Setup of tundra:
==> flow/design.v (excerpt) <==
module array_mult_top (
    input             clk,
    input      [15:0] a,
    input      [15:0] b,
    output reg [31:0] p
);
For scale: roughly 64 flip-flops, about 65 I/O pins, ~0.0088 mm² of cells after synthesis.
clock: 10.9 ns
lec_check: 0
abc_area: 1
cap_margin: 20
core_margin: 2
core_utilization: 72
cts_cluster_diameter: 255
cts_cluster_size: 98
place_density: 0.42
slew_margin: 20
tns_end_percent: 20
run.sh (not shown) runs the stock make flow with config.mk's settings and CLKGATE_MAP_FILE=.
tundra -> stages 100% | layout checks FAIL | setup timing
Relative to tundra, the following input files were edited for yarrow:
==> flow/config.mk <==
export PLATFORM = sky130hd
export DESIGN_NAME = array_mult_top
export DESIGN_NICKNAME = array_mult_top
export VERILOG_FILES = /design/flow/design.v
export SDC_FILE = /design/flow/constraint.sdc
export NUM_CORES = 4
export LEC_CHECK = 0
export CAP_MARGIN = 20
export CORE_MARGIN = 2
export CORE_UTILIZATION = 18
export PLACE_DENSITY = 0.6
export SLEW_MARGIN = 20
==> flow/constraint.sdc <==
create_clock -name core_clock -period 24.6 [get_ports {clk}]
set_input_delay 4.9200 -clock core_clock [delete_from_list [all_inputs] [get_ports {clk}]]
set_output_delay 4.9200 -clock core_clock [all_outputs]
set_load 0.01 [all_outputs]
## What came out
yarrow | stages: all done | timing, DRC, antenna: all pass
yarrow vs tundra — synthesis area per yosys dropped by a little under 10%
Looking at worst hold slack across both flows, yarrow is the stronger of the two, with tundra trailing.
The routed wire length reported for yarrow is smaller than that of tundra by 18%.
Going from tundra to yarrow, the share of the core filled with cells was found to have gone down by 63 points.
yarrow against tundra: layout-stage area growth over the synthesis result picked up an extra 1.3 points; non-clock buffering overhead in the final layout -3.0 points; cell count grew by 185; total negative slack picked up an extra 91.81 ns.
## Diff of input files: cedar against yarrow
-- flow/config.mk --
<<< yarrow, line 8
export CAP_MARGIN = 20
export CORE_MARGIN = 2
export CORE_UTILIZATION = 18
export PLACE_DENSITY = 0.6
export SLEW_MARGIN = 20
>>> cedar, line 8
export CAP_MARGIN = 20
export CELL_PAD_IN_SITES_DETAIL_PLACEMENT = 2
export CORE_ASPECT_RATIO = 1.92
export CORE_MARGIN = 2
export CORE_UTILIZATION = 40
export SLEW_MARGIN = 20
==> flow/constraint.sdc <==
create_clock -name core_clock -period 20.0 [get_ports {clk}]
set_input_delay 4.0000 -clock core_clock [delete_from_list [all_inputs] [get_ports {clk}]]
set_output_delay 4.0000 -clock core_clock [all_outputs]
set_load 0.01 [all_outputs]
[summary]
cedar has completed all stages; timing, DRC and antenna checks passed. A standard cell with the maximum stage delay on the critical path of dfxtp_1 is what yarrow shows, while fa_2 belongs to cedar. Design area: cedar > yarrow. Count of non-CTS buffers in the layout in cedar is 7 above yarrow.

---

Setup of v12:
The RTL this note starts from:
==> flow/design.v <==
`timescale 1ns/1ps
module array_mult_top (
    input             clk,
    input      [15:0] a,
    input      [15:0] b,
    output reg [31:0] p
);
    reg  [15:0] a_q, b_q;
    wire [31:0] prod;
    array_multiplier u_mult (
        .in_A(a_q),
        .in_B(b_q),
        .prod_out(prod)
    );
    always @(posedge clk) begin
        a_q <= a;
        b_q <= b;
        p   <= prod;
    end
endmodule

`timescale 1ns/1ps
module array_multiplier (
    input  [15:0] in_A,
    input  [15:0] in_B,
    output [31:0] prod_out
);
    wire [15:0] pp [15:0];   
    genvar i, j;
    generate
        for (i = 0; i < 16; i = i + 1) begin : GEN_PP_ROW
            for (j = 0; j < 16; j = j + 1) begin : GEN_PP_COL
                assign pp[i][j] = in_A[j] & in_B[i];
            end
        end
    endgenerate
    wire [31:0] row_sum [15:0];
    wire [31:0] row_carry [15:0];
    assign row_sum[0]   = {16'b0, pp[0]};
    assign row_carry[0] = 32'b0;
    genvar r;
    generate
        for (r = 1; r < 16; r = r + 1) begin : ADDER_ROWS
            wire [31:0] shifted_pp = { {16 - r{1'b0}}, pp[r], {r{1'b0}} };
            adder32 ADD_STAGE (
                .in_a(row_sum[r-1]),
                .in_b(shifted_pp),
                .cin(1'b0),
                .sum(row_sum[r]),
                .cout(row_carry[r])
            );
        end
    endgenerate
    assign prod_out = row_sum[15];
endmodule
module adder32 (
    input  [31:0] in_a,
    input  [31:0] in_b,
    input         cin,
    output [31:0] sum,
    output        cout
);
    wire [31:0] carry;
    genvar k;
    full_adder FA0 (.a(in_a[0]), .b(in_b[0]), .cin(cin), .sum(sum[0]), .cout(carry[0]));
    generate
        for (k = 1; k < 32; k = k + 1) begin : FA_CHAIN
            full_adder FAi (.a(in_a[k]), .b(in_b[k]), .cin(carry[k-1]), .sum(sum[k]), .cout(carry[k]));
        end
    endgenerate
    assign cout = carry[31];
endmodule
module full_adder (
    input  a,
    input  b,
    input  cin,
    output sum,
    output cout
);
    assign sum  = a ^ b ^ cin;
    assign cout = (a & b) | (b & cin) | (a & cin);
endmodule
export LEC_CHECK = 0
export ABC_AREA = 1
export CAP_MARGIN = 20
export CELL_PAD_IN_SITES_DETAIL_PLACEMENT = 0
export CORE_ASPECT_RATIO = 1.61
export CORE_MARGIN = 7
export CORE_UTILIZATION = 33
export GPL_ROUTABILITY_DRIVEN = 0
export GPL_TIMING_DRIVEN = 0
export PLACE_DENSITY_LB_ADDON = 0.01
export SETUP_SLACK_MARGIN = 5.0
export SLEW_MARGIN = 40
export TNS_END_PERCENT = 10
create_clock -name core_clock -period 18.7 [get_ports {clk}]
Layout checks on v12: not met. Flow itself completed; violations: negative setup slack.
## Diff of input files: v52 against v12
- clearing TNS_END_PERCENT, which used to be 10
- putting PLACE_DENSITY at 0.6 where nothing was set
- clearing CELL_PAD_IN_SITES_DETAIL_PLACEMENT, which used to be 0
- swapping 40 for 20 in SLEW_MARGIN
- clearing PLACE_DENSITY_LB_ADDON, which used to be 0.01
- clearing CORE_ASPECT_RATIO, which used to be 1.61
- clearing GPL_TIMING_DRIVEN, which used to be 0
- clearing GPL_ROUTABILITY_DRIVEN, which used to be 0
- swapping 7 for 2 in CORE_MARGIN
- clearing ABC_AREA, which used to be 1
- clearing SETUP_SLACK_MARGIN, which used to be 5.0
- swapping 33 for 40 in CORE_UTILIZATION
- swapping 18.7 for 20.0 in the clock period (ns, I/O delays scaled along)
==> comparison <==
Per the final summary, v52 finished and its layout is clean on timing, DRC and antenna. v12 and v52 ended up with nearly the same clock skew. In the flow results for v12 and v52, the die extent in x is smaller on v12. When v52 is measured against v12, its fraction of area in non-clock buffers turns out 5.4 points lower. v52 ended with more final-layout clock buffer total than v12. Re routed wire length per instance: v12 and v52 aren't equal, and the higher value belongs to v12. Going from v12 to v52, utilization of the core after routing grows by 6.2 points. When v52 is measured against v12, its total nets after synthesis turns out 21% lower. v52 against v12; violation count after the first detailed-routing iteration is down by more than half. | post-detailed-placement half-perimeter wirelength | v52 vs v12 | 5.5 mm lower |.
Inputs modified between v52 and v22:
- an added CTS_CLUSTER_SIZE of 65
- a change of SLEW_MARGIN from 20 to 5
- an added CELL_PAD_IN_SITES_DETAIL_PLACEMENT of 2
- an added MAX_ROUTING_LAYER of met4
- an added CELL_PAD_IN_SITES_GLOBAL_PLACEMENT of 1
Results
- Routing usage on met3 (v22 over v52): decrease, 0.43 points
- Summary of v22 over v52: number of antenna violations at the first check in global routing held steady; multi-input logic portion of the cell area neither gained nor lost much; sequential share of layout area essentially unchanged; data-path buffer share of cell area in the final layout has remained practically unchanged.
- Synthesized netlist cell count: v52 vs v22 — no meaningful difference
- For number of buffer cells added on primary ports, v22 and v52 come out practically identical.
### v22 -> v4
- CORE_ASPECT_RATIO now 0.5, previously not set
- MAX_ROUTING_LAYER no longer set, was met4
- CELL_PAD_IN_SITES_GLOBAL_PLACEMENT no longer set, was 1
- GPL_TIMING_DRIVEN now 1, previously not set
- CELL_PAD_IN_SITES_DETAIL_PLACEMENT no longer set, was 2
- CORE_UTILIZATION now 53, was 40
- CTS_CLUSTER_DIAMETER now 322, previously not set
- CTS_CLUSTER_SIZE now 100, was 65
- ABC_AREA now 0, previously not set
- SLEW_MARGIN now 20, was 5
- TNS_END_PERCENT now 20, previously not set
Results
Looking at the reports, v4 completed the entire flow and the layout it produced met the timing, DRC and antenna checks. Of v22 and v4, v22 shows the higher area overhead of the layout relative to synthesis, with v4 below it. The run showing the smaller maximum net fanout on the critical path is v22. On final worst clock skew, v22 and v4 are basically level. v4 against v22: multi-input gate area in the final layout now sits lower, final design utilization now larger, total track usage +1.0 points, clock-buffer cell count up 2, final cell count now smaller. Compared to v22, v4 shows a wider setup margin.

---

## zinc
RTL: the design.v shown in full above, as it stands there.
clock: 19.7 ns
lec_check: 0
cap_margin: 20
core_margin: 2
core_utilization: 72
place_density_lb_addon: 0.06
setup_slack_margin: 2.75
slew_margin: 20
tns_end_percent: 5
The inputs of garnet differ from those of zinc as listed below.
- ABC_AREA newly set to 1
- SETUP_SLACK_MARGIN changed from 2.75 to 4.87
- the clock period (ns, I/O delays scaled along) changed from 19.7 to 16.8
--- outcome ---
Compared with zinc, in garnet worst setup slack now smaller, wire length now smaller.
Status: fraction of registers with async set or reset after synthesis parity (zinc, garnet)
Max number of nets at floorplan across garnet and zinc: garnet
garnet: final-layout clock buffer total 2 below zinc
Final checks on garnet, whose flow otherwise completed, came back failing, citing negative setup slack.
Re overall track demand over capacity in global routing: garnet and zinc aren't equal, and the lower value belongs to garnet.
[inputs] sierra vs garnet
- PLACE_DENSITY_LB_ADDON: 0.06 -> unset
- CORE_UTILIZATION: 72 -> 55
- ABC_AREA: 1 -> unset
- SETUP_SLACK_MARGIN: 4.87 -> unset
- PLACE_DENSITY: unset -> 0.6
- TNS_END_PERCENT: 5 -> unset
- the clock period (ns, I/O delays scaled along): 16.8 -> 19.6
sierra went all the way through the flow, and no timing, DRC or antenna check failed.
Comparing garnet and sierra, the lower non-filler instance count after layout is on sierra.
As far as critical path depth goes, sierra and garnet are indistinguishable; the numbers are identical.
Between garnet and sierra, the global-route usage is higher for garnet.
Changes observed in sierra relative to garnet: maximum operating frequency held steady, via count shrank by 991, count of clock-buffer cells in the layout shrank by 2.
Higher area share of buffers outside the clock network goes to garnet over sierra.
Setup changes, sierra to willow
- CORE_UTILIZATION: 55 -> 71
- PLACE_DENSITY: 0.6 -> unset
- PLACE_DENSITY_LB_ADDON: unset -> 0.01
- the clock period (ns, I/O delays scaled along): 19.6 -> 16.1
--- outcome ---
- Final checks on willow, whose flow otherwise completed, came back failing, citing negative setup slack.
- Longest individual stage delay on the worst path delta (willow -> sierra): insignificant
- Comparing willow with sierra, the sequential share of cell area came out essentially unchanged.
- Looking at worst-margin pin slew, willow sits 20 ps higher than sierra does.
Modified inputs, pepper compared to willow
- setting PLACE_DENSITY to 0.6 for the first time
- removing PLACE_DENSITY_LB_ADDON (formerly 0.01)
- changing CORE_UTILIZATION from 71 to 40
- changing the clock period (ns, I/O delays scaled along) from 16.1 to 20.4
## What came out
pepper finished every stage and its layout cleared the timing, DRC and antenna checks.
Relative to willow, critical path depth has increased by about 4% in pepper.
Core utilization: pepper lower than willow
Setup slack: pepper vs willow up 3570 ps
Clock period minus final worst setup slack (higher): pepper
On wire length: between willow and pepper, it ends up lower for pepper.
